### flow/config.mk
export PLATFORM = sky130hd
export DESIGN_NAME = mips
export DESIGN_NICKNAME = mips
export VERILOG_FILES = /design/flow/design.v
export SDC_FILE = /design/flow/constraint.sdc
export NUM_CORES = 4
export LEC_CHECK = 0
export CAP_MARGIN = 20
export CELL_PAD_IN_SITES_GLOBAL_PLACEMENT = 3
export CORE_MARGIN = 2
export CORE_UTILIZATION = 66
export GPL_TIMING_DRIVEN = 0
export MAX_ROUTING_LAYER = met4
export MIN_ROUTING_LAYER = met2
export PLACE_DENSITY_LB_ADDON = 0.1
export SETUP_SLACK_MARGIN = 0.37
export SLEW_MARGIN = 20
### flow/constraint.sdc
create_clock -name core_clock -period 6.75 [get_ports {clk}]
set_input_delay 1.3500 -clock core_clock [delete_from_list [all_inputs] [get_ports {clk}]]
set_output_delay 1.3500 -clock core_clock [all_outputs]
set_load 0.01 [all_outputs]
### flow/design.v
module regfile(
		input [4:0] wr_num, input [31:0] wr_data, input wr_en,
		input [4:0] rd0_num, output [31:0] rd0_data,
		input [4:0] rd1_num, output [31:0] rd1_data,
		input clk);
    reg[31:0] data [1:31];  
	always @(posedge clk)
        if(wr_en && wr_num!=0) data[wr_num] <= wr_data;
   	assign rd0_data = (rd0_num!=0) ? data[rd0_num] : 32'h00000000;
   	assign rd1_data = (rd1_num!=0) ? data[rd1_num] : 32'h00000000;
endmodule
module mips(input clk, reset,
            input  [31:0] instr_in, data_in,
            output [31:0] instr_addr, data_addr, data_out,
            output        data_rd_wr);
    parameter [31:0] pc_init = 32'h80020000;
    localparam OP_SPECIAL  = 6'b000000, OP_SPECIAL2 = 6'b011100,
               OP_J = 6'b000010, OP_JAL = 6'b000011,
               OP_BEQ = 6'b000100, OP_BNE = 6'b000101,
               OP_ADDIU = 6'b001001, OP_SLTI = 6'b001010, OP_LUI = 6'b001111,
               OP_LW = 6'b100011, OP_SW = 6'b101011;
    localparam FN_SLL = 6'b000000, FN_JR = 6'b001000,
               FN_ADDU = 6'b100001, FN_SUBU = 6'b100011, FN_MUL = 6'b000010;
    localparam A_ADD = 3'd0, A_SUB = 3'd1, A_SLT = 3'd2, A_SLL = 3'd3,
               A_MUL = 3'd4, A_LUI = 3'd5, A_LINK = 3'd6;
    reg  [31:0] pc;
    reg         id_valid;
    reg  [31:0] id_instr, id_pc4;
    wire        stall;
    wire        id_redirect;
    wire [31:0] id_target;
    assign instr_addr = pc;
    always @(posedge clk) begin
        if (reset) begin
            pc       <= pc_init;
            id_valid <= 1'b0;
        end else if (!stall) begin
            pc       <= id_redirect ? id_target : pc + 32'd4;
            id_valid <= 1'b1;
        end
        if (reset || !stall) begin
            id_instr <= instr_in;
            id_pc4   <= pc + 32'd4;
        end
    end
    wire [5:0]  op    = id_instr[31:26];
    wire [4:0]  f_rs  = id_instr[25:21];
    wire [4:0]  f_rt  = id_instr[20:16];
    wire [4:0]  f_rd  = id_instr[15:11];
    wire [4:0]  f_sa  = id_instr[10:6];
    wire [5:0]  fn    = id_instr[5:0];
    wire [15:0] f_imm = id_instr[15:0];
    wire [31:0] simm  = {{16{f_imm[15]}}, f_imm};
    reg        d_use_rs, d_use_rt, d_wr, d_load, d_store, d_imm, d_br_rs;
    reg        d_beq, d_bne, d_j, d_jr;
    reg [4:0]  d_dst;
    reg [2:0]  d_alu;
    always @* begin
        d_use_rs = 1'b0; d_use_rt = 1'b0; d_wr = 1'b0; d_load = 1'b0;
        d_store = 1'b0; d_imm = 1'b0; d_beq = 1'b0; d_bne = 1'b0;
        d_j = 1'b0; d_jr = 1'b0; d_dst = 5'd0; d_alu = A_ADD; d_br_rs = 1'b0;
        case (op)
            OP_ADDIU: begin d_use_rs = 1'b1; d_wr = 1'b1; d_dst = f_rt; d_imm = 1'b1; d_alu = A_ADD; end
            OP_SLTI:  begin d_use_rs = 1'b1; d_wr = 1'b1; d_dst = f_rt; d_imm = 1'b1; d_alu = A_SLT; end
            OP_LUI:   begin d_wr = 1'b1; d_dst = f_rt; d_alu = A_LUI; end
            OP_LW:    begin d_use_rs = 1'b1; d_wr = 1'b1; d_dst = f_rt; d_imm = 1'b1; d_load = 1'b1; end
            OP_SW:    begin d_use_rs = 1'b1; d_use_rt = 1'b1; d_imm = 1'b1; d_store = 1'b1; end
            OP_BEQ:   begin d_use_rs = 1'b1; d_use_rt = 1'b1; d_beq = 1'b1; end
            OP_BNE:   begin d_use_rs = 1'b1; d_use_rt = 1'b1; d_bne = 1'b1; end
            OP_J:     begin d_j = 1'b1; end
            OP_JAL:   begin d_j = 1'b1; d_wr = 1'b1; d_dst = 5'd31; d_alu = A_LINK; end
            OP_SPECIAL: case (fn)
                FN_SLL:  begin d_use_rt = 1'b1; d_wr = 1'b1; d_dst = f_rd; d_alu = A_SLL; end
                FN_JR:   begin d_use_rs = 1'b1; d_jr = 1'b1; end
                FN_SUBU: begin d_use_rs = 1'b1; d_use_rt = 1'b1; d_wr = 1'b1; d_dst = f_rd; d_alu = A_SUB; end
                default: begin d_use_rs = 1'b1; d_use_rt = 1'b1; d_wr = 1'b1; d_dst = f_rd; d_alu = A_ADD; end  
            endcase
            OP_SPECIAL2: if (fn == FN_MUL) begin
                d_use_rs = 1'b1; d_use_rt = 1'b1; d_wr = 1'b1; d_dst = f_rd; d_alu = A_MUL;
            end
            default: ;
        endcase
        if (d_dst == 5'd0) d_wr = 1'b0;
    end
    wire d_branch = d_beq | d_bne | d_jr;    
    reg        wb_wr;
    reg [4:0]  wb_dst;
    reg [31:0] wb_res;
    wire [31:0] rf_rs, rf_rt;
    regfile regs(.wr_num(wb_dst), .wr_data(wb_res), .wr_en(wb_wr),
                 .rd0_num(f_rs), .rd0_data(rf_rs),
                 .rd1_num(f_rt), .rd1_data(rf_rt),
                 .clk(clk));
    wire [31:0] id_rs_wb = (wb_wr && wb_dst == f_rs) ? wb_res : rf_rs;
    wire [31:0] id_rt_wb = (wb_wr && wb_dst == f_rt) ? wb_res : rf_rt;
    reg        ex_valid, ex_wr, ex_load, ex_store, ex_imm;
    reg [4:0]  ex_dst, ex_rs, ex_rt, ex_sa;
    reg [2:0]  ex_alu;
    reg [31:0] ex_a, ex_b, ex_simm, ex_link;
    reg        me_valid, me_wr, me_load, me_store;
    reg [4:0]  me_dst;
    reg [31:0] me_res, me_sdata;
    wire [31:0] br_rs = (me_valid && me_wr && me_dst == f_rs) ? me_res : id_rs_wb;
    wire [31:0] br_rt = (me_valid && me_wr && me_dst == f_rt) ? me_res : id_rt_wb;
    wire hz_rs = d_use_rs && f_rs != 5'd0;
    wire hz_rt = d_use_rt && f_rt != 5'd0;
    wire ex_hit = ex_valid && ex_wr && ((hz_rs && ex_dst == f_rs) || (hz_rt && ex_dst == f_rt));
    wire me_hit = me_valid && me_wr && me_load && ((hz_rs && me_dst == f_rs) || (hz_rt && me_dst == f_rt));
    assign stall = id_valid && ((ex_hit && (ex_load || d_branch)) || (me_hit && d_branch));
    wire br_eq = (br_rs == br_rt);
    assign id_redirect = id_valid && !stall &&
                         (d_j || d_jr || (d_beq && br_eq) || (d_bne && !br_eq));
    assign id_target = d_jr ? br_rs :
                       d_j  ? {id_pc4[31:28], id_instr[25:0], 2'b00} :
                              id_pc4 + {simm[29:0], 2'b00};
    always @(posedge clk) begin
        if (reset) begin
            ex_valid <= 1'b0;
        end else begin
            ex_valid <= id_valid && !stall;
        end
        ex_wr    <= d_wr && id_valid && !stall;
        ex_load  <= d_load;
        ex_store <= d_store && id_valid && !stall;
        ex_imm   <= d_imm;
        ex_alu   <= d_alu;
        ex_dst   <= d_dst;
        ex_rs    <= f_rs;
        ex_rt    <= f_rt;
        ex_sa    <= f_sa;
        ex_a     <= id_rs_wb;
        ex_b     <= id_rt_wb;
        ex_simm  <= simm;
        ex_link  <= id_pc4 + 32'd4;
    end
    wire [31:0] fa = (me_valid && me_wr && me_dst == ex_rs) ? me_res :
                     (wb_wr && wb_dst == ex_rs) ? wb_res : ex_a;
    wire [31:0] fb = (me_valid && me_wr && me_dst == ex_rt) ? me_res :
                     (wb_wr && wb_dst == ex_rt) ? wb_res : ex_b;
    wire [31:0] opb = ex_imm ? ex_simm : fb;
    reg [31:0] alu_y;
    always @* begin
        case (ex_alu)
            A_SUB:   alu_y = fa - opb;
            A_SLT:   alu_y = {31'd0, $signed(fa) < $signed(opb)};
            A_SLL:   alu_y = fb << ex_sa;
            A_MUL:   alu_y = fa * fb;
            A_LUI:   alu_y = {ex_simm[15:0], 16'd0};
            A_LINK:  alu_y = ex_link;
            default: alu_y = fa + opb;
        endcase
    end
    always @(posedge clk) begin
        if (reset) begin
            me_valid <= 1'b0;
            me_store <= 1'b0;
        end else begin
            me_valid <= ex_valid;
            me_store <= ex_valid && ex_store;
        end
        me_wr    <= ex_valid && ex_wr;
        me_load  <= ex_load;
        me_dst   <= ex_dst;
        me_res   <= alu_y;
        me_sdata <= fb;
    end
    assign data_addr  = me_res;
    assign data_out   = me_sdata;
    assign data_rd_wr = ~me_store;
    always @(posedge clk) begin
        if (reset) wb_wr <= 1'b0;
        else       wb_wr <= me_valid && me_wr;
        wb_dst <= me_dst;
        wb_res <= me_load ? data_in : me_res;
    end
endmodule
### flow/run.sh
#!/bin/bash
# the make line also repeats each setting of config.mk as NAME=value (left out here)
make -C /OpenROAD-flow-scripts/flow DESIGN_CONFIG=/design/flow/config.mk WORK_HOME=/design/flow/orfs CLKGATE_MAP_FILE= finish
==> results of run 1 <==
==> flow_summary.yaml, run 1 <==
# implementation run metrics
synthesis:
  ys_seq_share: 0.446
  netlist_area_sq_mm: 0.0841
  common_cells: "edfxtp_1, nor2_1, inv_1"
  synth_flop_count: 1348
  syn_nets: 7597
  synth_stat.cells: 6903
  yosysTopAreaCellShare: 0.377
  yosys_warnings: 2
  synth.most_common_cell: "edfxtp_1"
  synth_cell_types: 97
  syn_inst: 6903
  muxShareOfSynthArea: 0.159
  ys.flop_type: "edfxtp_1"
  async_flop_share: 0
  synth-edff-count: 1056
  yosysTopAreaCell: "edfxtp_1"
  netlist_top_cells_area: "edfxtp_1, mux4_2, fa_1, dfxtp_1, ha_1"
  synthXorXnorAreaFrac: 0.0282
  ys_sh_simple: 0.0864
  yosysChipArea_sq_mm: 0.0841
  syn_avg_cell_area_sq_um: 12.2
  synthAoiAreaFrac: 0.0988
  logic_family: "multiplexers"
  fa_ha_area_frac: 0.130
floorplanning:
  rows: 130
  dieWidth_um: 361
  design.core.area_sq_mm: 0.126
  fp.dieH_um: 361
  fp_util: 0.667
  dieArea_sq_mm: 0.130
status:
  stop_error: "[ERROR FLW-0024] Place density exceeds 1.0 (current PLACE_DENSITY_LB_ADDON =  0.1). Please check if the value of  PLACE_DENSITY_LB_ADDON is between 0 and 0.99."
  status: "stopped before the end"
  stop_stage: "3_1_place_gp_skip_io"
==> inputs of run 2 (changes only) <==
- ABC_AREA: not set -> 0
- CAP_MARGIN: 20 -> 0
- CELL_PAD_IN_SITES_DETAIL_PLACEMENT: not set -> 2
- CELL_PAD_IN_SITES_GLOBAL_PLACEMENT: 3 -> 0
- CORE_ASPECT_RATIO: not set -> 1.48
- CORE_UTILIZATION: 66 -> 28
- GPL_ROUTABILITY_DRIVEN: not set -> 0
- MIN_ROUTING_LAYER: met2 -> not set
- PLACE_DENSITY_LB_ADDON: 0.1 -> not set
- SETUP_SLACK_MARGIN: 0.37 -> 2.43
- TNS_END_PERCENT: not set -> 35
- clock period: 6.75 -> 11.0 ns (I/O delays scaled with it)
==> run 2 against run 1 <==
Net effect:
- the run fails in 5_1_grt
- synthesized cell count stayed put
- die size is 130% higher
- synthesized area stayed put
==> flow_summary.yaml, run 2 <==
# implementation run metrics
status:
  status: "stopped before the end"
  stop_stage: "5_1_grt"
  stop_error: "[ERROR GRT-0116] Global routing finished with congestion. Check the congestion regions in the DRC Viewer."
synthesis:
  yosys_warnings: 2
  logic_family: "multiplexers"
  ys_sh_simple: 0.0864
  synth_cell_types: 97
  synth.most_common_cell: "edfxtp_1"
  ys.flop_type: "edfxtp_1"
  synth_flop_count: 1348
  syn_nets: 7597
  synthXorXnorAreaFrac: 0.0282
  yosysTopAreaCellShare: 0.377
  netlist_top_cells_area: "edfxtp_1, mux4_2, fa_1, dfxtp_1, ha_1"
  synthAoiAreaFrac: 0.0988
  synth_stat.cells: 6903
  synth-edff-count: 1056
  yosysChipArea_sq_mm: 0.0841
  fa_ha_area_frac: 0.130
  netlist_area_sq_mm: 0.0841
  async_flop_share: 0
  syn_inst: 6903
  muxShareOfSynthArea: 0.159
  syn_avg_cell_area_sq_um: 12.2
  yosysTopAreaCell: "edfxtp_1"
  ys_seq_share: 0.446
  common_cells: "edfxtp_1, nor2_1, inv_1"
floorplanning:
  rows: 244
  dieArea_sq_mm: 0.305
  io_pins: 163
  dieWidth_um: 455
  fp_util: 0.282
  design.core.area_sq_mm: 0.299
  fp.dieH_um: 671
clocking:
  numClockSinks: 1348
  htree_levels: 4
  cts_buffers: 143
  max-clock-path-buffers: 4
  postCtsHoldBufs: 0
  ctsRootBufferMaster: "clkbuf_16"
global_route:
  grtUsageTotal: 0.571
  gr-total-overflow: 806
placement:
  dp_cells: 11100
  port_buffers: 162
  placed_cell_area_sq_mm: 0.0931
  dp_hpwl_um: 385000
run 2: metal layers:
layer  GRT usage  GRT overflow
met2       0.674           344
met1       0.545            88
met5           -             -
met3       0.500            99
met4       0.525           275
run 2: through the flow:
step | setup WS (ns) | hold slack (ns) | util
floorplan | 2.45 | 0.331 | -
global placement | -1.24 | 0.355 | 0.304
detailed placement | -2.18 | 0.364 | 0.312
CTS | 1.13 | 0.389 | 0.336
run 2: what timing repair did:
item	CTS
cloned	2
buffers inserted	90
endpoints found under the setup margin	57
pin swaps	148
endpoints found under the hold margin	0
gates resized	502
==> inputs of run 3 (changes only) <==
- ABC_AREA: 0 -> 1
- CAP_MARGIN: 0 -> 20
- CELL_PAD_IN_SITES_DETAIL_PLACEMENT: 2 -> 1
- CELL_PAD_IN_SITES_GLOBAL_PLACEMENT: 0 -> 1
- CORE_ASPECT_RATIO: 1.48 -> not set
- CORE_UTILIZATION: 28 -> 27
- CTS_CLUSTER_SIZE: not set -> 21
- HOLD_SLACK_MARGIN: not set -> 0.22
- MAX_ROUTING_LAYER: met4 -> met5
- MIN_ROUTING_LAYER: not set -> met2
- PLACE_DENSITY_LB_ADDON: not set -> 0.07
- SETUP_SLACK_MARGIN: 2.43 -> 2.47
- SLEW_MARGIN: 20 -> 15
- TNS_END_PERCENT: 35 -> not set
==> run 3 against run 2 <==
Net effect:
- the run again fails in 5_1_grt
- die size up 8.2%
- synthesized cell count grew 50%
- synthesized area rose by 4.4%
==> flow_summary.yaml, run 3 <==
# implementation run metrics
synthesis:
  ys_seq_share: 0.427
  yosysTopAreaCellShare: 0.361
  logic_family: "simple AND/OR/NAND/NOR gates"
  synth_stat.cells: 10300
  synth_flop_count: 1348
  synthAoiAreaFrac: 0.146
  yosysChipArea_sq_mm: 0.0879
  syn_inst: 10300
  netlist_area_sq_mm: 0.0879
  synth_cell_types: 68
  ys.flop_type: "edfxtp_1"
  synthXorXnorAreaFrac: 0.0143
  fa_ha_area_frac: 0.125
  syn_avg_cell_area_sq_um: 8.51
  syn_nets: 11000
  async_flop_share: 0
  netlist_top_cells_area: "edfxtp_1, fa_1, nand2_1, nand3_1, dfxtp_1"
  yosysTopAreaCell: "edfxtp_1"
  ys_sh_simple: 0.192
  yosys_warnings: 2
  synth.most_common_cell: "nand2_1"
  synth-edff-count: 1056
  common_cells: "nand2_1, inv_1, nand3_1"
  muxShareOfSynthArea: 0.000570
global_route:
  gr-total-overflow: 597
  grtUsageTotal: 0.667
status:
  stop_stage: "5_1_grt"
  stop_error: "[ERROR GRT-0116] Global routing finished with congestion. Check the congestion regions in the DRC Viewer."
  status: "stopped before the end"
floorplanning:
  io_pins: 163
  rows: 209
  design.core.area_sq_mm: 0.324
  dieArea_sq_mm: 0.330
  dieWidth_um: 574
  fp.dieH_um: 574
  fp_util: 0.271
placement:
  placed_cell_area_sq_mm: 0.0980
  dp_cells: 15000
  port_buffers: 161
  pre_cts_slack_ns: -1.32
  dp_hpwl_um: 468000
clocking:
  htree_levels: 4
  postCtsHoldBufs: 0
  max-clock-path-buffers: 4
  ctsRootBufferMaster: "clkbuf_16"
  numClockSinks: 1348
  cts_buffers: 179
==> run 3: what timing repair did <==
action                                  4_1_cts
gates resized                               504
endpoints found under the setup margin       25
pin swaps                                    88
buffers inserted                            108
==> run 3: metal layers <==
metal | GRT usage | GRT overflow
met5 | 0.537 | 77
met4 | 0.423 | 47
met2 | 0.709 | 16
met1 | - | -
met3 | 0.774 | 457
==> run 3: per-stage QoR <==
| stage | hold slack, ns |
|---|---|
| after floorplan | 0.326 |
| after global placement | 0.339 |
| after detailed placement | 0.341 |
| after CTS | 0.352 |
==> inputs of run 4 (changes only) <==
- ABC_AREA: 1 -> not set
- CELL_PAD_IN_SITES_DETAIL_PLACEMENT: 1 -> not set
- CELL_PAD_IN_SITES_GLOBAL_PLACEMENT: 1 -> not set
- CORE_UTILIZATION: 27 -> 72
- CTS_CLUSTER_SIZE: 21 -> 99
- GPL_ROUTABILITY_DRIVEN: 0 -> not set
- GPL_TIMING_DRIVEN: 0 -> not set
- HOLD_SLACK_MARGIN: 0.22 -> not set
- MAX_ROUTING_LAYER: met5 -> not set
- MIN_ROUTING_LAYER: met2 -> not set
- PLACE_DENSITY: not set -> 0.37
- PLACE_DENSITY_LB_ADDON: 0.07 -> not set
- SETUP_SLACK_MARGIN: 2.47 -> not set
- SLEW_MARGIN: 15 -> 20
- TNS_END_PERCENT: not set -> 20
- clock period: 11.0 -> 7.0 ns (I/O delays scaled with it)
==> run 4 against run 3 <==
Net effect:
- die size shrank 64%
- synthesized area shrank 4.3%
- the flow again stops in 5_1_grt
- synthesized cell count shrank 33%
==> flow_summary.yaml, run 4 <==
# implementation run metrics
synthesis:
  netlist_top_cells_area: "edfxtp_1, mux4_2, fa_1, dfxtp_1, ha_1"
  synth.most_common_cell: "edfxtp_1"
  netlist_area_sq_mm: 0.0841
  yosysTopAreaCellShare: 0.377
  synth_stat.cells: 6903
  yosys_warnings: 2
  async_flop_share: 0
  ys_sh_simple: 0.0864
  yosysTopAreaCell: "edfxtp_1"
  fa_ha_area_frac: 0.130
  ys.flop_type: "edfxtp_1"
  synth_flop_count: 1348
  yosysChipArea_sq_mm: 0.0841
  muxShareOfSynthArea: 0.159
  synthXorXnorAreaFrac: 0.0282
  logic_family: "multiplexers"
  common_cells: "edfxtp_1, nor2_1, inv_1"
  synth-edff-count: 1056
  syn_inst: 6903
  synth_cell_types: 97
  syn_avg_cell_area_sq_um: 12.2
  synthAoiAreaFrac: 0.0988
  syn_nets: 7597
  ys_seq_share: 0.446
clocking:
  numClockSinks: 1348
  max-clock-path-buffers: 3
  htree_levels: 4
  ctsRootBufferMaster: "clkbuf_16"
  cts_buffers: 137
global_route:
  grtUsageTotal: 0.813
  gr-total-overflow: 2745
floorplanning:
  fp.dieH_um: 346
  dieArea_sq_mm: 0.120
  fp_util: 0.725
  io_pins: 163
  design.core.area_sq_mm: 0.116
  rows: 125
  dieWidth_um: 346
placement:
  dp_cells: 8861
  dp_hpwl_um: 266000
  port_buffers: 162
  pre_cts_slack_ns: -1.83
  gp_congestion: 1.08
status:
  status: "stopped before the end"
  stop_stage: "5_1_grt"
  stop_error: "[ERROR GRT-0116] Global routing finished with congestion. Check the congestion regions in the DRC Viewer."
-- run 4: what timing repair did --
item,4_1_cts
hold buffers,0
setup endpoints to repair,24
gates cloned,1
gates resized,116
setup buffers,20
pin swaps,62
-- run 4: stage by stage --
stage | utilization | instance area [sq um] | TNS (ns)
3_3_place_gp | 0.793 | 92000 | -30.10
4_1_cts | 0.836 | 97000 | -30.15
2_1_floorplan | - | 84300 | -16.47
3_5_place_dp | 0.793 | 92000 | -34.02
-- run 4: metal layers --
| metal | global-route usage | GRT overflow |
|---|---|---|
| met1 | 0.830 | 155 |
| met2 | 0.967 | 1576 |
| met3 | 0.677 | 200 |
| met4 | 0.740 | 780 |
| met5 | 0.468 | 34 |
==> inputs of run 5 (changes only) <==
- CAP_MARGIN: 20 -> 10
- CELL_PAD_IN_SITES_DETAIL_PLACEMENT: not set -> 2
- CELL_PAD_IN_SITES_GLOBAL_PLACEMENT: not set -> 2
- CORE_UTILIZATION: 72 -> 64
- CTS_CLUSTER_SIZE: 99 -> 100
- GPL_ROUTABILITY_DRIVEN: not set -> 0
- GPL_TIMING_DRIVEN: not set -> 0
- HOLD_SLACK_MARGIN: not set -> 0.06
- MAX_ROUTING_LAYER: not set -> met4
- MIN_ROUTING_LAYER: not set -> met1
- PLACE_DENSITY: 0.37 -> 0.48
- SETUP_SLACK_MARGIN: not set -> -0.4
- SLEW_MARGIN: 20 -> 35
- TNS_END_PERCENT: 20 -> not set
- clock period: 7.0 -> 6.72 ns (I/O delays scaled with it)
==> run 5 against run 4 <==
Net effect:
- the flow stops in 3_1_place_gp_skip_io
- synthesized cell count did not move
- synthesized area did not move
- die size rose by 12%
==> flow_summary.yaml, run 5 <==
# implementation run metrics
status:
  status: "stopped before the end"
  stop_stage: "3_1_place_gp_skip_io"
  stop_error: "[ERROR GPL-0301] Utilization 100.376 % exceeds 100%."
synthesis:
  ys.flop_type: "edfxtp_1"
  common_cells: "edfxtp_1, nor2_1, inv_1"
  logic_family: "multiplexers"
  yosysChipArea_sq_mm: 0.0841
  yosysTopAreaCell: "edfxtp_1"
  netlist_top_cells_area: "edfxtp_1, mux4_2, fa_1, dfxtp_1, ha_1"
  syn_avg_cell_area_sq_um: 12.2
  synthXorXnorAreaFrac: 0.0282
  yosys_warnings: 2
  synth_cell_types: 97
  netlist_area_sq_mm: 0.0841
  synth_stat.cells: 6903
  ys_seq_share: 0.446
  synth.most_common_cell: "edfxtp_1"
  yosysTopAreaCellShare: 0.377
  syn_inst: 6903
  muxShareOfSynthArea: 0.159
  async_flop_share: 0
  syn_nets: 7597
  ys_sh_simple: 0.0864
  synth-edff-count: 1056
  synthAoiAreaFrac: 0.0988
  fa_ha_area_frac: 0.130
  synth_flop_count: 1348
floorplanning:
  rows: 133
  fp_util: 0.642
  fp.dieH_um: 367
  design.core.area_sq_mm: 0.131
  dieArea_sq_mm: 0.134
  dieWidth_um: 367
==> inputs of run 6 (changes only) <==
- ABC_AREA: not set -> 0
- CAP_MARGIN: 10 -> 40
- CORE_ASPECT_RATIO: not set -> 0.64
- CORE_UTILIZATION: 64 -> 58
- CTS_CLUSTER_DIAMETER: not set -> 350
- CTS_CLUSTER_SIZE: 100 -> 44
- HOLD_SLACK_MARGIN: 0.06 -> 0.21
- MIN_ROUTING_LAYER: met1 -> met2
- PLACE_DENSITY: 0.48 -> 0.39
- SETUP_SLACK_MARGIN: -0.4 -> not set
- SLEW_MARGIN: 35 -> 15
- TNS_END_PERCENT: not set -> 90
- clock period: 6.72 -> 8.62 ns (I/O delays scaled with it)
==> run 6 against run 5 <==
Net effect:
- the run fails in 3_5_place_dp
- die size is 10% higher
- synthesized area unchanged
- synthesized cell count is the same
==> flow_summary.yaml, run 6 <==
# implementation run metrics
synthesis:
  muxShareOfSynthArea: 0.159
  synth_cell_types: 97
  logic_family: "multiplexers"
  async_flop_share: 0
  netlist_area_sq_mm: 0.0841
  syn_nets: 7597
  synth.most_common_cell: "edfxtp_1"
  yosysTopAreaCell: "edfxtp_1"
  synth_stat.cells: 6903
  ys_sh_simple: 0.0864
  yosys_warnings: 2
  common_cells: "edfxtp_1, nor2_1, inv_1"
  synth_flop_count: 1348
  netlist_top_cells_area: "edfxtp_1, mux4_2, fa_1, dfxtp_1, ha_1"
  fa_ha_area_frac: 0.130
  synthXorXnorAreaFrac: 0.0282
  yosysChipArea_sq_mm: 0.0841
  synth-edff-count: 1056
  syn_inst: 6903
  yosysTopAreaCellShare: 0.377
  ys.flop_type: "edfxtp_1"
  ys_seq_share: 0.446
  syn_avg_cell_area_sq_um: 12.2
  synthAoiAreaFrac: 0.0988
floorplanning:
  fp_util: 0.586
  dieArea_sq_mm: 0.148
  design.core.area_sq_mm: 0.144
  rows: 111
  dieWidth_um: 480
  io_pins: 163
  fp.dieH_um: 309
status:
  stop_stage: "3_5_place_dp"
  status: "stopped before the end"
  stop_error: "[ERROR DPL-0033] detailed placement checks failed during check placement."
placement:
  port_buffers: 162
## run 6: per-stage QoR
stage | hold WS [ns] | instances | worst slack [ns]
floorplan | 0.331 | 6903 | 0.0426
global placement | 0.350 | 8986 | -3.81
==> inputs of run 7 (changes only) <==
- ABC_AREA: 0 -> not set
- CAP_MARGIN: 40 -> 20
- CELL_PAD_IN_SITES_DETAIL_PLACEMENT: 2 -> not set
- CELL_PAD_IN_SITES_GLOBAL_PLACEMENT: 2 -> not set
- CORE_ASPECT_RATIO: 0.64 -> not set
- CORE_UTILIZATION: 58 -> 70
- CTS_CLUSTER_DIAMETER: 350 -> not set
- CTS_CLUSTER_SIZE: 44 -> 39
- GPL_ROUTABILITY_DRIVEN: 0 -> not set
- GPL_TIMING_DRIVEN: 0 -> not set
- HOLD_SLACK_MARGIN: 0.21 -> 0.3
- MAX_ROUTING_LAYER: met4 -> not set
- MIN_ROUTING_LAYER: met2 -> not set
- PLACE_DENSITY: 0.39 -> not set
- SETUP_SLACK_MARGIN: not set -> -0.43
- SLEW_MARGIN: 15 -> 20
- TNS_END_PERCENT: 90 -> not set
- clock period: 8.62 -> 7.36 ns (I/O delays scaled with it)
==> run 7 against run 6 <==
Net effect:
- the run fails in 5_1_grt
- synthesized cell count is the same
- synthesized area is the same
- die size shrank 17%
==> flow_summary.yaml, run 7 <==
# implementation run metrics
status:
  status: "stopped before the end"
  stop_stage: "5_1_grt"
  stop_error: "[ERROR GRT-0116] Global routing finished with congestion. Check the congestion regions in the DRC Viewer."
placement:
  dp_hpwl_um: 247000
  port_buffers: 162
  pre_cts_slack_ns: -1.27
  gp_congestion: 1.09
  dp_cells: 8931
  placed_cell_area_sq_mm: 0.0919
floorplanning:
  dieWidth_um: 351
  fp.dieH_um: 351
  fp_util: 0.704
  io_pins: 163
  design.core.area_sq_mm: 0.119
  dieArea_sq_mm: 0.123
  rows: 127
synthesis:
  yosys_warnings: 2
  async_flop_share: 0
  synth-edff-count: 1056
  yosysTopAreaCellShare: 0.377
  logic_family: "multiplexers"
  syn_inst: 6903
  netlist_area_sq_mm: 0.0841
  yosysChipArea_sq_mm: 0.0841
  synth_stat.cells: 6903
  synth_flop_count: 1348
  synth_cell_types: 97
  netlist_top_cells_area: "edfxtp_1, mux4_2, fa_1, dfxtp_1, ha_1"
  synthAoiAreaFrac: 0.0988
  muxShareOfSynthArea: 0.159
  fa_ha_area_frac: 0.130
  yosysTopAreaCell: "edfxtp_1"
  syn_avg_cell_area_sq_um: 12.2
  synthXorXnorAreaFrac: 0.0282
  synth.most_common_cell: "edfxtp_1"
  syn_nets: 7597
  ys_sh_simple: 0.0864
  ys_seq_share: 0.446
  common_cells: "edfxtp_1, nor2_1, inv_1"
  ys.flop_type: "edfxtp_1"
clocking:
  max-clock-path-buffers: 3
  ctsRootBufferMaster: "clkbuf_16"
  numClockSinks: 1348
  postCtsHoldBufs: 0
  htree_levels: 4
  cts_buffers: 141
global_route:
  grtUsageTotal: 0.720
  gr-total-overflow: 255
==> run 7: timing repair <==
item | 4_1_cts
setup buffers | 22
pin swaps | 42
setup endpoints to repair | 23
gates cloned | 1
resized | 104
==> run 7: per-stage QoR <==
step / TNS, ns
CTS: -21.15
detailed placement: -23.76
global placement: -21.98
floorplan: -7.60
==> run 7: routing by layer <==
metal / GRT overflow / track usage
met5: 3 / 0.320
met4: 91 / 0.594
met3: 22 / 0.589
met2: 122 / 0.872
met1: 17 / 0.763
==> inputs of run 8 (changes only) <==
- CORE_UTILIZATION: 70 -> 72
- CTS_CLUSTER_SIZE: 39 -> 40
- HOLD_SLACK_MARGIN: 0.3 -> not set
- PLACE_DENSITY: not set -> 0.6
- SETUP_SLACK_MARGIN: -0.43 -> not set
- TNS_END_PERCENT: not set -> 5
- clock period: 7.36 -> 8.09 ns (I/O delays scaled with it)
==> run 8 against run 7 <==
Net effect:
- the flow again stops in 5_1_grt
- synthesized area did not move
- die size fell by 2.7%
- synthesized cell count unchanged
==> flow_summary.yaml, run 8 <==
# implementation run metrics
clocking:
  postCtsHoldBufs: 0
  cts_buffers: 140
  htree_levels: 4
  ctsRootBufferMaster: "clkbuf_16"
  max-clock-path-buffers: 3
  numClockSinks: 1348
status:
  status: "stopped before the end"
  stop_stage: "5_1_grt"
synthesis:
  synthXorXnorAreaFrac: 0.0282
  synth.most_common_cell: "edfxtp_1"
  syn_inst: 6903
  synthAoiAreaFrac: 0.0988
  synth_stat.cells: 6903
  synth_cell_types: 97
  ys_seq_share: 0.446
  yosysTopAreaCellShare: 0.377
  ys_sh_simple: 0.0864
  async_flop_share: 0
  logic_family: "multiplexers"
  syn_avg_cell_area_sq_um: 12.2
  synth_flop_count: 1348
  synth-edff-count: 1056
  syn_nets: 7597
  ys.flop_type: "edfxtp_1"
  netlist_area_sq_mm: 0.0841
  yosys_warnings: 2
  yosysTopAreaCell: "edfxtp_1"
  yosysChipArea_sq_mm: 0.0841
  netlist_top_cells_area: "edfxtp_1, mux4_2, fa_1, dfxtp_1, ha_1"
  fa_ha_area_frac: 0.130
  common_cells: "edfxtp_1, nor2_1, inv_1"
  muxShareOfSynthArea: 0.159
placement:
  dp_cells: 8754
  port_buffers: 162
  gp_congestion: 1.10
  dp_hpwl_um: 234000
  placed_cell_area_sq_mm: 0.0910
floorplanning:
  design.core.area_sq_mm: 0.116
  fp.dieH_um: 346
  io_pins: 163
  rows: 125
  dieWidth_um: 346
  fp_util: 0.725
  dieArea_sq_mm: 0.120
run 8: what timing repair did:
item                                    in CTS
endpoints found under the setup margin      21
setup buffers                                6
gates resized                               59
gates cloned                                 1
pin swaps                                   21
run 8: per-stage QoR:
stage	worst slack [ns]	hold WS [ns]	setup TNS (ns)
after detailed placement	-0.773	0.351	-11.06
after CTS	-0.551	0.375	-5.96
after floorplan	-0.0257	0.331	-0.0847
after global placement	-0.595	0.336	-8.32
==> inputs of run 9 (changes only) <==
- CELL_PAD_IN_SITES_DETAIL_PLACEMENT: not set -> 1
- CELL_PAD_IN_SITES_GLOBAL_PLACEMENT: not set -> 0
- CORE_UTILIZATION: 72 -> 40
- CTS_CLUSTER_SIZE: 40 -> 21
- GPL_ROUTABILITY_DRIVEN: not set -> 0
- GPL_TIMING_DRIVEN: not set -> 0
- MAX_ROUTING_LAYER: not set -> met4
- MIN_ROUTING_LAYER: not set -> met2
- PLACE_DENSITY: 0.6 -> not set
- PLACE_DENSITY_LB_ADDON: not set -> 0.07
- SETUP_SLACK_MARGIN: not set -> 0.07
- TNS_END_PERCENT: 5 -> not set
- clock period: 8.09 -> 11.0 ns (I/O delays scaled with it)
==> run 9 against run 8 <==
Net effect:
- the run again fails in 5_1_grt
- synthesized area is the same
- synthesized cell count unchanged
- die size rose by 79%
==> flow_summary.yaml, run 9 <==
# implementation run metrics
floorplanning:
  fp.dieH_um: 463
  fp_util: 0.402
  dieArea_sq_mm: 0.214
  io_pins: 163
  rows: 168
  dieWidth_um: 463
  design.core.area_sq_mm: 0.209
synthesis:
  ys_seq_share: 0.446
  syn_inst: 6903
  synth_stat.cells: 6903
  async_flop_share: 0
  synth.most_common_cell: "edfxtp_1"
  logic_family: "multiplexers"
  synth-edff-count: 1056
  synth_flop_count: 1348
  yosysTopAreaCellShare: 0.377
  muxShareOfSynthArea: 0.159
  ys.flop_type: "edfxtp_1"
  synthXorXnorAreaFrac: 0.0282
  netlist_top_cells_area: "edfxtp_1, mux4_2, fa_1, dfxtp_1, ha_1"
  yosysChipArea_sq_mm: 0.0841
  common_cells: "edfxtp_1, nor2_1, inv_1"
  ys_sh_simple: 0.0864
  syn_avg_cell_area_sq_um: 12.2
  yosys_warnings: 2
  fa_ha_area_frac: 0.130
  netlist_area_sq_mm: 0.0841
  synthAoiAreaFrac: 0.0988
  synth_cell_types: 97
  yosysTopAreaCell: "edfxtp_1"
  syn_nets: 7597
clocking:
  htree_levels: 4
  cts_buffers: 158
  ctsRootBufferMaster: "clkbuf_16"
  max-clock-path-buffers: 3
  postCtsSetupBuffers: 0
  postCtsHoldBufs: 0
  numClockSinks: 1348
status:
  status: "stopped before the end"
  stop_error: "[ERROR GRT-0116] Global routing finished with congestion. Check the congestion regions in the DRC Viewer."
  stop_stage: "5_1_grt"
global_route:
  grtUsageTotal: 0.741
  gr-total-overflow: 2037
placement:
  dp_hpwl_um: 326000
  port_buffers: 162
  placed_cell_area_sq_mm: 0.0923
  dp_cells: 10000
[run 9: per-layer routing]
layer | GRT overflow | GRT usage
met1 | - | -
met2 | 203 | 0.772
met3 | 1717 | 0.846
met4 | 117 | 0.501
met5 | - | -
[run 9: per-stage QoR]
stage	hold WS, ns	worst slack (ns)
2_1_floorplan	0.331	2.04
3_3_place_gp	0.349	-1.97
3_5_place_dp	0.354	-2.09
4_1_cts	0.369	0.133
[run 9: what timing repair did]
item                       in CTS
gates resized                  70
setup endpoints to repair      17
pin swaps                       1
==> inputs of run 10 (changes only) <==
- CELL_PAD_IN_SITES_DETAIL_PLACEMENT: 1 -> not set
- CELL_PAD_IN_SITES_GLOBAL_PLACEMENT: 0 -> not set
- CORE_UTILIZATION: 40 -> 37
- CTS_CLUSTER_SIZE: 21 -> not set
- GPL_ROUTABILITY_DRIVEN: 0 -> not set
- GPL_TIMING_DRIVEN: 0 -> not set
- MAX_ROUTING_LAYER: met4 -> not set
- MIN_ROUTING_LAYER: met2 -> not set
- PLACE_DENSITY: not set -> 0.6
- PLACE_DENSITY_LB_ADDON: 0.07 -> not set
- SETUP_SLACK_MARGIN: 0.07 -> not set
- clock period: 11.0 -> 10.0 ns (I/O delays scaled with it)
==> run 10 against run 9 <==
Net effect:
- the run now finishes clean
- synthesized area stayed put
- die size is 8.0% higher
- synthesized cell count stayed put
==> flow_summary.yaml, run 10 <==
# physical design summary
status:
  status: "complete, no violations"
detailed_routing:
  wl_per_cell_um: 32.1
  totalWireLength_um: 327000
  ant_nets: 0
  post-route-drc-count: 0
  vias: 62300
  drt-initial-drc-count: 8402
  first_pass_iters: 7
  viasPerCell: 6.11
synthesis:
  yosys_warnings: 2
  netlist_area_sq_mm: 0.0841
  ys_seq_share: 0.446
  synth_cell_types: 97
  common_cells: "edfxtp_1, nor2_1, inv_1"
  async_flop_share: 0
  syn_nets: 7597
  synth-edff-count: 1056
  syn_inst: 6903
  synth.most_common_cell: "edfxtp_1"
  yosysTopAreaCellShare: 0.377
  synthXorXnorAreaFrac: 0.0282
  netlist_top_cells_area: "edfxtp_1, mux4_2, fa_1, dfxtp_1, ha_1"
  ys.flop_type: "edfxtp_1"
  yosysChipArea_sq_mm: 0.0841
  logic_family: "multiplexers"
  ys_sh_simple: 0.0864
  syn_avg_cell_area_sq_um: 12.2
  muxShareOfSynthArea: 0.159
  synth_stat.cells: 6903
  fa_ha_area_frac: 0.130
  synthAoiAreaFrac: 0.0988
  yosysTopAreaCell: "edfxtp_1"
  synth_flop_count: 1348
placement:
  port_buffers: 162
  dp_hpwl_um: 229000
  gp_congestion: 0.991
min_path:
  hp-start: "ex_load"
  hold_path.class: "reg2reg"
  whs_endpoint: "me_load"
  holdPathStages: 0
clocking:
  htree_levels: 4
  clk_pin_slew_ns: 0.06
  cts_tree: "done"
  max-clock-path-buffers: 3
  ctsRootBufferMaster: "clkbuf_16"
  clock_latency_ns: 0.86
  numClockSinks: 1348
  cts_buffers: 148
global_route:
  gr-total-overflow: 0
  antenna_found_initial: 15
  grtUsageTotal: 0.279
  grt_pass1_vias: 61700
  grt_pass1_wl_um: 460000
  grt_max_degree: 105
final_timing:
  report.final.slew_viol_count: 0
  holdWs_ns: 0.353
  layout_min_cycle_time_ns: 9.74
  finalSetupViolCount: 0
  finalClockPeriodUsage: 0.974
  hold_viol: 0
  rsz0062_at_grt: "false"
  tns_ns: 0
  slew_headroom: 0.112
  fin_worst_skew_ns: 0.0944
  worst_slew_pin_slew_ns: 1.32
  fmax_ghz: 0.103
worst_setup_path:
  arrival_ns: 10.50
  timing.rr.start: "wb_dst[0]"
  cpMostUsedCell: "fa_1"
  reg2reg_slack_ns: 0.26
  cp-endpoint: "me_res[26]"
  cp_max_fo: 14
  r2r_end: "me_res[26]"
  cp.depth: 30
  end_kind: "flop"
  crit_family: "adder cells"
  max_stage_delay_ns: 0.65
  worstSetupStartpointType: "flop"
  path_class: "reg2reg"
  reg2reg_depth: 30
  required_ns: 10.75
  cpMaxStageDelayCell: "or4_1"
  crit_start: "wb_dst[0]"
  timing.critical_path.buf_inv: 6
job:
  drv_cap: 0
  warning_count: 61
floorplanning:
  rows: 175
  dieArea_sq_mm: 0.231
  design.core.area_sq_mm: 0.227
  fp_util: 0.371
  fp.dieH_um: 481
  io_pins: 163
  dieWidth_um: 481
final_layout:
  regArea_sq_mm: 0.0376
  comb_area_sq_mm: 0.0426
  utilization: 0.418
  areaGrowthSynthToFinish_pct: 12.7
  fill_cells: 21100
  nNetsFinal: 7741
-- run 10: timing repair --
item                                   4_1_cts  5_1_grt
endpoints found under the hold margin        0        0
setup endpoints to repair                    0        3
hold buffers                                 0        0
buffers inserted                             0        0
resized                                      0        4
-- run 10: final cells by class --
cell class	count	share of cell area
antenna	6	0.000158
clock buffer	192	0.0423
clock inverter	81	0.00895
inverter	581	0.0230
multi-input combinational	4534	0.450
sequential	1348	0.396
tap	3009	0.0397
timing repair buffer	434	0.0397
-- run 10: routing by layer --
layer	vias to the layer above	routed length, um	global-route usage
li1	25700	-	-
met1	31700	124000	0.360
met2	3880	147000	0.426
met3	944	33900	0.0688
met4	12	22200	0.164
met5	-	201	0
-- run 10: per-stage QoR --
stage / std cells / area [sq um] / worst slack (ns)
after detailed placement: 9902 / 89900 / 0.318
after CTS: 10200 / 94700 / 0.334
final: 10200 / 94800 / 0.256
after floorplan: 6903 / 84100 / 1.04
after global routing: 10200 / 94800 / 0.00101
after global placement: 9901 / 89900 / 0.414
==> inputs of run 11 (changes only) <==
- ABC_AREA: not set -> 1
- CAP_MARGIN: 20 -> 40
- CELL_PAD_IN_SITES_DETAIL_PLACEMENT: not set -> 2
- CELL_PAD_IN_SITES_GLOBAL_PLACEMENT: not set -> 2
- CORE_ASPECT_RATIO: not set -> 0.64
- CORE_UTILIZATION: 37 -> 58
- CTS_CLUSTER_DIAMETER: not set -> 238
- CTS_CLUSTER_SIZE: not set -> 66
- GPL_TIMING_DRIVEN: not set -> 0
- HOLD_SLACK_MARGIN: not set -> 0.21
- MAX_ROUTING_LAYER: not set -> met4
- PLACE_DENSITY: 0.6 -> 0.39
- SLEW_MARGIN: 20 -> 15
- TNS_END_PERCENT: not set -> 80
- clock period: 10.0 -> 8.62 ns (I/O delays scaled with it)
==> run 11 against run 10 <==
Net effect:
- the flow now stops in 3_1_place_gp_skip_io
- die size down 33%
- synthesized cell count up 50%
- synthesized area up 4.4%
==> flow_summary.yaml, run 11 <==
# implementation run metrics
floorplanning:
  dieArea_sq_mm: 0.155
  fp_util: 0.583
  fp.dieH_um: 315
  rows: 114
  dieWidth_um: 491
  design.core.area_sq_mm: 0.151
synthesis:
  synthAoiAreaFrac: 0.146
  fa_ha_area_frac: 0.125
  ys.flop_type: "edfxtp_1"
  muxShareOfSynthArea: 0.000570
  ys_seq_share: 0.427
  synth_flop_count: 1348
  netlist_area_sq_mm: 0.0879
  common_cells: "nand2_1, inv_1, nand3_1"
  syn_avg_cell_area_sq_um: 8.51
  syn_inst: 10300
  synthXorXnorAreaFrac: 0.0143
  yosysTopAreaCellShare: 0.361
  synth.most_common_cell: "nand2_1"
  netlist_top_cells_area: "edfxtp_1, fa_1, nand2_1, nand3_1, dfxtp_1"
  yosys_warnings: 2
  synth_stat.cells: 10300
  ys_sh_simple: 0.192
  synth_cell_types: 68
  yosysChipArea_sq_mm: 0.0879
  syn_nets: 11000
  yosysTopAreaCell: "edfxtp_1"
  async_flop_share: 0
  logic_family: "simple AND/OR/NAND/NOR gates"
  synth-edff-count: 1056
status:
  status: "stopped before the end"
  stop_error: "[ERROR GPL-0301] Utilization 106.540 % exceeds 100%."
  stop_stage: "3_1_place_gp_skip_io"
==> inputs of run 12 (changes only) <==
- ABC_AREA: 1 -> not set
- CAP_MARGIN: 40 -> 20
- CELL_PAD_IN_SITES_DETAIL_PLACEMENT: 2 -> not set
- CELL_PAD_IN_SITES_GLOBAL_PLACEMENT: 2 -> not set
- CORE_ASPECT_RATIO: 0.64 -> not set
- CORE_UTILIZATION: 58 -> 66
- CTS_CLUSTER_DIAMETER: 238 -> not set
- CTS_CLUSTER_SIZE: 66 -> 40
- GPL_TIMING_DRIVEN: 0 -> not set
- HOLD_SLACK_MARGIN: 0.21 -> not set
- MAX_ROUTING_LAYER: met4 -> not set
- PLACE_DENSITY: 0.39 -> not set
- SLEW_MARGIN: 15 -> 20
- TNS_END_PERCENT: 80 -> not set
- clock period: 8.62 -> 8.29 ns (I/O delays scaled with it)
==> run 12 against run 11 <==
Net effect:
- the layout now fails its checks (setup timing)
- die size is 16% lower
- synthesized area is 4.3% lower
- synthesized cell count is 33% lower
==> flow_summary.yaml, run 12 <==
# physical design summary
synthesis:
  synth-edff-count: 1056
  fa_ha_area_frac: 0.130
  synth.most_common_cell: "edfxtp_1"
  synthXorXnorAreaFrac: 0.0282
  ys_seq_share: 0.446
  yosysTopAreaCell: "edfxtp_1"
  netlist_top_cells_area: "edfxtp_1, mux4_2, fa_1, dfxtp_1, ha_1"
  muxShareOfSynthArea: 0.159
  yosysChipArea_sq_mm: 0.0841
  synth_cell_types: 97
  common_cells: "edfxtp_1, nor2_1, inv_1"
  syn_nets: 7597
  yosys_warnings: 2
  syn_avg_cell_area_sq_um: 12.2
  async_flop_share: 0
  ys.flop_type: "edfxtp_1"
  ys_sh_simple: 0.0864
  logic_family: "multiplexers"
  syn_inst: 6903
  synth_stat.cells: 6903
  netlist_area_sq_mm: 0.0841
  synth_flop_count: 1348
  synthAoiAreaFrac: 0.0988
  yosysTopAreaCellShare: 0.377
final_timing:
  finalClockPeriodUsage: 1.04
  report.final.slew_viol_count: 0
  fmax_ghz: 0.116
  hold_viol: 0
  rsz0062_at_grt: "true"
  postLayoutSetupSlackWorst_ns: -0.319
  fin_worst_skew_ns: 0.0473
  worst_slew_pin_slew_ns: 1.37
  slew_headroom: 0.0838
  finalSetupViolCount: 14
  holdWs_ns: 0.345
  layout_min_cycle_time_ns: 8.61
floorplanning:
  dieWidth_um: 361
  dieArea_sq_mm: 0.130
  rows: 130
  design.core.area_sq_mm: 0.126
  fp.dieH_um: 361
  io_pins: 163
  fp_util: 0.667
job:
  drv_cap: 0
  warning_count: 63
detailed_routing:
  first_pass_iters: 13
  post-route-drc-count: 0
  vias: 69600
  wl_per_cell_um: 36.8
  ant_nets: 0
  drt-initial-drc-count: 13900
  totalWireLength_um: 341000
  viasPerCell: 7.53
clocking:
  postCtsHoldBufs: 0
  max-clock-path-buffers: 3
  cts_tree: "done"
  htree_levels: 4
  numClockSinks: 1348
  cts_buffers: 141
  clk_pin_slew_ns: 0.06
  clock_latency_ns: 0.82
  ctsRootBufferMaster: "clkbuf_16"
placement:
  dp_cells: 8891
  gp_congestion: 1.07
  pre_cts_slack_ns: -0.504
  dp_hpwl_um: 229000
  port_buffers: 162
  placed_cell_area_sq_mm: 0.0913
global_route:
  gr-total-overflow: 0
  grt_max_degree: 84
  grt_pass1_vias: 67700
  antenna_found_initial: 28
  grtUsageTotal: 0.518
  grt_pass1_wl_um: 477000
worst_setup_path:
  path_class: "reg2reg"
  r2r_end: "me_res[29]"
  cpMostUsedCell: "fa_1"
  timing.critical_path.buf_inv: 7
  max_stage_delay_ns: 0.67
  reg2reg_depth: 27
  timing.rr.start: "ex_rt[0]"
  cp.depth: 27
  cp_max_fo: 9
  required_ns: 8.94
  cp-endpoint: "me_res[29]"
  arrival_ns: 9.26
  end_kind: "flop"
  cpMaxStageDelayCell: "fa_1"
  crit_start: "ex_rt[0]"
  reg2reg_slack_ns: -0.32
  worstSetupStartpointType: "flop"
  crit_family: "adder cells"
min_path:
  holdPathStages: 0
  whs_endpoint: "me_load"
  hold_path.class: "reg2reg"
  hp-start: "ex_load"
final_layout:
  nNetsFinal: 8146
  utilization: 0.778
  areaGrowthSynthToFinish_pct: 16.6
  instances_no_fill: 9242
  final_area_sq_mm: 0.0981
status:
  status: "failed layout checks"
  so.violations: "setup timing"
run 12: metal layers:
layer,part of all wire,track usage
met1,0.32,0.665
met2,0.40,0.707
met3,0.19,0.252
met4,0.083,0.314
met5,0.00093,0.00999
run 12: layout make-up:
class                   count  area, sq um
clock buffers             173         3740
multi-input cells        4534        43600
inverters                 581         2210
diodes                     26         65.1
fillers                  7452        28000
clock inverters            84         1090
flip-flops and latches   1348        37600
repair buffers            846         7700
well taps                1650         2060
run 12: metrics by stage:
stage | TNS [ns]
finish | -2.63
global route | -5.70
CTS | -1.75
detailed placement | -6.33
global placement | -5.17
floorplan | 0
run 12: repair_timing:
action	in CTS	in global routing
pin swaps	75	161
setup endpoints to repair	19	21
gates cloned	2	0
setup buffers	22	44
gates resized	91	216
==> inputs of run 13 (changes only) <==
- CORE_UTILIZATION: 66 -> 56
- CTS_CLUSTER_SIZE: 40 -> not set
- SETUP_SLACK_MARGIN: not set -> 1.53
- clock period: 8.29 -> 6.36 ns (I/O delays scaled with it)
==> run 13 against run 12 <==
Net effect:
- the layout still fails its checks (setup timing)
- final area grew 4.2%
- first-iteration DRC count decreased by 20%
- clock skew grew 0.0087 ns
- highest routed layer unchanged
==> flow_summary.yaml, run 13 <==
# physical design summary
placement:
  port_buffers: 162
  pre_cts_slack_ns: -2.39
  dp_hpwl_um: 239000
  gp_congestion: 1.00
min_path:
  whs_endpoint: "ex_link[1]"
  holdPathStages: 0
  hold_path.class: "reg2reg"
  hp-start: "id_pc4[1]"
final_timing:
  slew_headroom: 0.166
  finalClockPeriodUsage: 1.36
  rsz0062_at_grt: "true"
  fmax_ghz: 0.115
  report.final.slew_viol_count: 0
  finalSetupViolCount: 24
  worst_slew_pin_slew_ns: 1.25
  holdWs_ns: 0.366
  layout_min_cycle_time_ns: 8.68
  fin_worst_skew_ns: 0.0561
  tns_ns: -47.32
  postLayoutSetupSlackWorst_ns: -2.32
  hold_viol: 0
worst_setup_path:
  crit_start: "ex_rt[4]"
  cpMaxStageDelayCell: "or4_4"
  required_ns: 7.04
  timing.rr.start: "ex_rt[4]"
  end_kind: "flop"
  path_class: "reg2reg"
  crit_family: "adder cells"
  r2r_end: "me_res[31]"
  cpMostUsedCell: "fa_1"
  cp-endpoint: "me_res[31]"
  cp.depth: 35
  max_stage_delay_ns: 0.58
  timing.critical_path.buf_inv: 7
  arrival_ns: 9.35
  reg2reg_slack_ns: -2.32
  worstSetupStartpointType: "flop"
  reg2reg_depth: 35
  cp_max_fo: 7
detailed_routing:
  post-route-drc-count: 0
  ant_nets: 0
  totalWireLength_um: 346000
  wl_per_cell_um: 35.0
  viasPerCell: 6.84
  first_pass_iters: 6
  vias: 67500
  drt-initial-drc-count: 11200
synthesis:
  synth_cell_types: 97
  synth.most_common_cell: "edfxtp_1"
  async_flop_share: 0
  logic_family: "multiplexers"
  netlist_top_cells_area: "edfxtp_1, mux4_2, fa_1, dfxtp_1, ha_1"
  synthAoiAreaFrac: 0.0988
  syn_avg_cell_area_sq_um: 12.2
  ys_seq_share: 0.446
  synth_flop_count: 1348
  syn_nets: 7597
  synth_stat.cells: 6903
  fa_ha_area_frac: 0.130
  yosysTopAreaCellShare: 0.377
  ys_sh_simple: 0.0864
  synthXorXnorAreaFrac: 0.0282
  muxShareOfSynthArea: 0.159
  netlist_area_sq_mm: 0.0841
  common_cells: "edfxtp_1, nor2_1, inv_1"
  yosys_warnings: 2
  synth-edff-count: 1056
  yosysTopAreaCell: "edfxtp_1"
  yosysChipArea_sq_mm: 0.0841
  syn_inst: 6903
  ys.flop_type: "edfxtp_1"
clocking:
  clk_pin_slew_ns: 0.06
  clock_latency_ns: 0.84
  cts_buffers: 146
  max-clock-path-buffers: 3
  ctsRootBufferMaster: "clkbuf_16"
  postCtsHoldBufs: 0
  cts_tree: "done"
  numClockSinks: 1348
  htree_levels: 4
global_route:
  grtUsageTotal: 0.448
  antenna_found_initial: 34
  grt_max_degree: 71
  gr-total-overflow: 0
  grt_pass1_vias: 65100
  grt_pass1_wl_um: 480000
status:
  status: "failed layout checks"
  so.violations: "setup timing"
final_layout:
  regArea_sq_mm: 0.0376
  comb_area_sq_mm: 0.0445
  areaGrowthSynthToFinish_pct: 21.5
  fill_cells: 10800
  nNetsFinal: 8428
floorplanning:
  dieWidth_um: 392
  fp_util: 0.563
  io_pins: 163
  fp.dieH_um: 392
  rows: 142
  design.core.area_sq_mm: 0.149
  dieArea_sq_mm: 0.153
job:
  warning_count: 62
  drv_cap: 0
## run 13: area by class of cell
cell class / instances / area share
multi-input combinational: 4535 / 0.435
sequential: 1348 / 0.368
antenna: 12 / 0.000294
timing repair buffer: 1122 / 0.105
clock buffer: 192 / 0.0382
tap: 2016 / 0.0247
inverter: 581 / 0.0216
clock inverter: 75 / 0.00725
## run 13: metal layers
metal  global-route usage  wire (um)  vias up
li1                     -          -    27100
met3                0.173      56500     1112
met1                0.626     128000    33700
met4                0.219      20300       36
met5              0.00255        285        -
met2                0.612     141000     5618
## run 13: through the flow
step / cells / utilization / area (sq um)
after CTS: 9817 / 0.675 / 101000
final: 9881 / 0.684 / 102000
after detailed placement: 9432 / 0.627 / 93700
after global routing: 9870 / 0.684 / 102000
after global placement: 9432 / 0.627 / 93700
after floorplan: 6903 / - / 84700
## run 13: what timing repair did
item	CTS	global route
gates cloned	13	3
gates resized	234	186
endpoints found under the setup margin	61	63
pin swaps	68	149
setup buffers	105	49
==> inputs of run 14 (changes only) <==
- ABC_AREA: not set -> 0
- CAP_MARGIN: 20 -> 0
- CELL_PAD_IN_SITES_DETAIL_PLACEMENT: not set -> 0
- CELL_PAD_IN_SITES_GLOBAL_PLACEMENT: not set -> 1
- CORE_UTILIZATION: 56 -> 71
- GPL_ROUTABILITY_DRIVEN: not set -> 0
- GPL_TIMING_DRIVEN: not set -> 0
- MAX_ROUTING_LAYER: not set -> met4
- SETUP_SLACK_MARGIN: 1.53 -> 2.43
- TNS_END_PERCENT: not set -> 5
- clock period: 6.36 -> 11.0 ns (I/O delays scaled with it)
==> run 14 against run 13 <==
Net effect:
- the run now fails in 5_1_grt
- synthesized cell count is the same
- die size shrank 21%
- synthesized area is the same
==> flow_summary.yaml, run 14 <==
# implementation run metrics
floorplanning:
  rows: 126
  io_pins: 163
  dieArea_sq_mm: 0.121
  fp_util: 0.714
  dieWidth_um: 348
  design.core.area_sq_mm: 0.118
  fp.dieH_um: 348
synthesis:
  yosysChipArea_sq_mm: 0.0841
  synth-edff-count: 1056
  ys_seq_share: 0.446
  synth_stat.cells: 6903
  logic_family: "multiplexers"
  synthXorXnorAreaFrac: 0.0282
  yosys_warnings: 2
  yosysTopAreaCellShare: 0.377
  common_cells: "edfxtp_1, nor2_1, inv_1"
  fa_ha_area_frac: 0.130
  synthAoiAreaFrac: 0.0988
  netlist_area_sq_mm: 0.0841
  synth_flop_count: 1348
  synth_cell_types: 97
  syn_inst: 6903
  syn_avg_cell_area_sq_um: 12.2
  async_flop_share: 0
  ys_sh_simple: 0.0864
  synth.most_common_cell: "edfxtp_1"
  syn_nets: 7597
  ys.flop_type: "edfxtp_1"
  netlist_top_cells_area: "edfxtp_1, mux4_2, fa_1, dfxtp_1, ha_1"
  muxShareOfSynthArea: 0.159
  yosysTopAreaCell: "edfxtp_1"
placement:
  placed_cell_area_sq_mm: 0.0898
  dp_hpwl_um: 267000
  port_buffers: 162
status:
  stop_stage: "5_1_grt"
  status: "stopped before the end"
clocking:
  cts_buffers: 140
  htree_levels: 4
  ctsRootBufferMaster: "clkbuf_16"
  max-clock-path-buffers: 3
  numClockSinks: 1348
## run 14: through the flow
step / instances / TNS [ns] / worst slack, ns
after CTS: 9037 / 0 / 1.58
after detailed placement: 8729 / -4.70 / -0.878
after global placement: 8601 / -3.06 / -0.711
after floorplan: 6903 / 0 / 2.45
## run 14: repair_timing
action                     in CTS
pin swaps                      57
setup buffers                  52
hold buffers                    0
gates resized                 308
gates cloned                    3
setup endpoints to repair      23
==> inputs of run 15 (changes only) <==
- ABC_AREA: 0 -> not set
- CAP_MARGIN: 0 -> 20
- CELL_PAD_IN_SITES_DETAIL_PLACEMENT: 0 -> not set
- CELL_PAD_IN_SITES_GLOBAL_PLACEMENT: 1 -> not set
- CORE_UTILIZATION: 71 -> 67
- CTS_CLUSTER_SIZE: not set -> 39
- GPL_ROUTABILITY_DRIVEN: 0 -> not set
- GPL_TIMING_DRIVEN: 0 -> not set
- HOLD_SLACK_MARGIN: not set -> 0.3
- MAX_ROUTING_LAYER: met4 -> not set
- PLACE_DENSITY: not set -> 0.6
- SETUP_SLACK_MARGIN: 2.43 -> -0.48
- TNS_END_PERCENT: 5 -> 100
- clock period: 11.0 -> 7.17 ns (I/O delays scaled with it)
==> run 15 against run 14 <==
Net effect:
- the layout now fails its checks (setup timing)
- die size grew 5.9%
- synthesized area is the same
- synthesized cell count is the same
==> flow_summary.yaml, run 15 <==
# physical design summary
detailed_routing:
  post-route-drc-count: 0
  vias: 71300
  ant_nets: 0
  drt-initial-drc-count: 15700
  totalWireLength_um: 349000
  first_pass_iters: 12
  wl_per_cell_um: 37.5
  viasPerCell: 7.66
placement:
  dp_cells: 8999
  pre_cts_slack_ns: -1.70
  gp_congestion: 1.07
  port_buffers: 162
  dp_hpwl_um: 232000
worst_setup_path:
  r2r_end: "me_res[28]"
  required_ns: 7.86
  cp.depth: 30
  max_stage_delay_ns: 0.65
  worstSetupStartpointType: "flop"
  end_kind: "flop"
  cp_max_fo: 15
  cpMaxStageDelayCell: "fa_1"
  arrival_ns: 9.25
  crit_start: "wb_dst[0]"
  timing.rr.start: "wb_dst[0]"
  cpMostUsedCell: "fa_1"
  cp-endpoint: "me_res[28]"
  reg2reg_slack_ns: -1.39
  timing.critical_path.buf_inv: 8
  path_class: "reg2reg"
  reg2reg_depth: 30
  crit_family: "adder cells"
synthesis:
  ys.flop_type: "edfxtp_1"
  ys_seq_share: 0.446
  syn_inst: 6903
  synth_stat.cells: 6903
  muxShareOfSynthArea: 0.159
  synth-edff-count: 1056
  yosysTopAreaCellShare: 0.377
  synth_cell_types: 97
  netlist_top_cells_area: "edfxtp_1, mux4_2, fa_1, dfxtp_1, ha_1"
  synth_flop_count: 1348
  yosys_warnings: 2
  yosysChipArea_sq_mm: 0.0841
  async_flop_share: 0
  netlist_area_sq_mm: 0.0841
  synthAoiAreaFrac: 0.0988
  common_cells: "edfxtp_1, nor2_1, inv_1"
  synth.most_common_cell: "edfxtp_1"
  synthXorXnorAreaFrac: 0.0282
  logic_family: "multiplexers"
  yosysTopAreaCell: "edfxtp_1"
  fa_ha_area_frac: 0.130
  syn_nets: 7597
  syn_avg_cell_area_sq_um: 12.2
  ys_sh_simple: 0.0864
clocking:
  cts_tree: "done"
  clk_pin_slew_ns: 0.06
  numClockSinks: 1348
  ctsRootBufferMaster: "clkbuf_16"
  clock_latency_ns: 0.83
  postCtsHoldBufs: 0
  htree_levels: 4
  cts_buffers: 140
  max-clock-path-buffers: 3
job:
  warning_count: 64
  drv_cap: 0
final_timing:
  hold_viol: 0
  report.final.slew_viol_count: 0
  postLayoutSetupSlackWorst_ns: -1.39
  fmax_ghz: 0.117
  worst_slew_pin_slew_ns: 1.26
  fin_worst_skew_ns: 0.0496
  layout_min_cycle_time_ns: 8.56
  finalClockPeriodUsage: 1.19
  finalSetupViolCount: 23
  rsz0062_at_grt: "true"
  slew_headroom: 0.152
global_route:
  antenna_found_initial: 40
  grt_pass1_vias: 69000
  grt_max_degree: 79
  gr-total-overflow: 0
  grt_pass1_wl_um: 487000
  grtUsageTotal: 0.542
floorplanning:
  rows: 130
  design.core.area_sq_mm: 0.125
  io_pins: 163
  fp_util: 0.673
  fp.dieH_um: 358
  dieArea_sq_mm: 0.128
  dieWidth_um: 358
min_path:
  whs_endpoint: "me_load"
  holdPathStages: 0
  hp-start: "ex_load"
  hold_path.class: "reg2reg"
final_layout:
  regArea_sq_mm: 0.0376
  fill_cells: 7169
  areaGrowthSynthToFinish_pct: 16.8
  instances_no_fill: 9312
  nNetsFinal: 8202
  comb_area_sq_mm: 0.0435
status:
  status: "failed layout checks"
  so.violations: "setup timing"
-- run 15: cell type report --
class / instances / share of cell area
flip-flops and latches: 1348 / 0.383
well taps: 1650 / 0.0210
repair buffers: 903 / 0.0823
diodes: 39 / 0.000993
multi-input cells: 4534 / 0.443
clock buffers: 179 / 0.0379
inverters: 581 / 0.0224
clock inverters: 78 / 0.00962
-- run 15: layer usage --
metal | GRT usage | share of wire | wire length [um] | vias up
li1 | - | - | - | 26600
met1 | 0.672 | 0.31 | 110000 | 33900
met2 | 0.744 | 0.40 | 141000 | 8311
met3 | 0.285 | 0.19 | 67000 | 2424
met4 | 0.344 | 0.089 | 31000 | 42
met5 | 0.00852 | 0.0014 | 504 | -
-- run 15: timing repair --
item / CTS / global route
pin swaps: 47 / 78
gates cloned: 0 / 0
setup endpoints to repair: 22 / 23
buffers inserted: 11 / 19
resized: 101 / 84
-- run 15: metrics by stage --
step | instance area, sq um | util | hold WS (ns) | setup TNS [ns]
2_1_floorplan | 84400 | - | 0.331 | -10.61
3_3_place_gp | 92400 | 0.739 | 0.335 | -28.03
3_5_place_dp | 92400 | 0.739 | 0.344 | -29.77
4_1_cts | 97600 | 0.780 | 0.356 | -22.52
5_1_grt | 98100 | 0.785 | 0.361 | -29.17
6_report | 98200 | 0.785 | 0.354 | -24.31
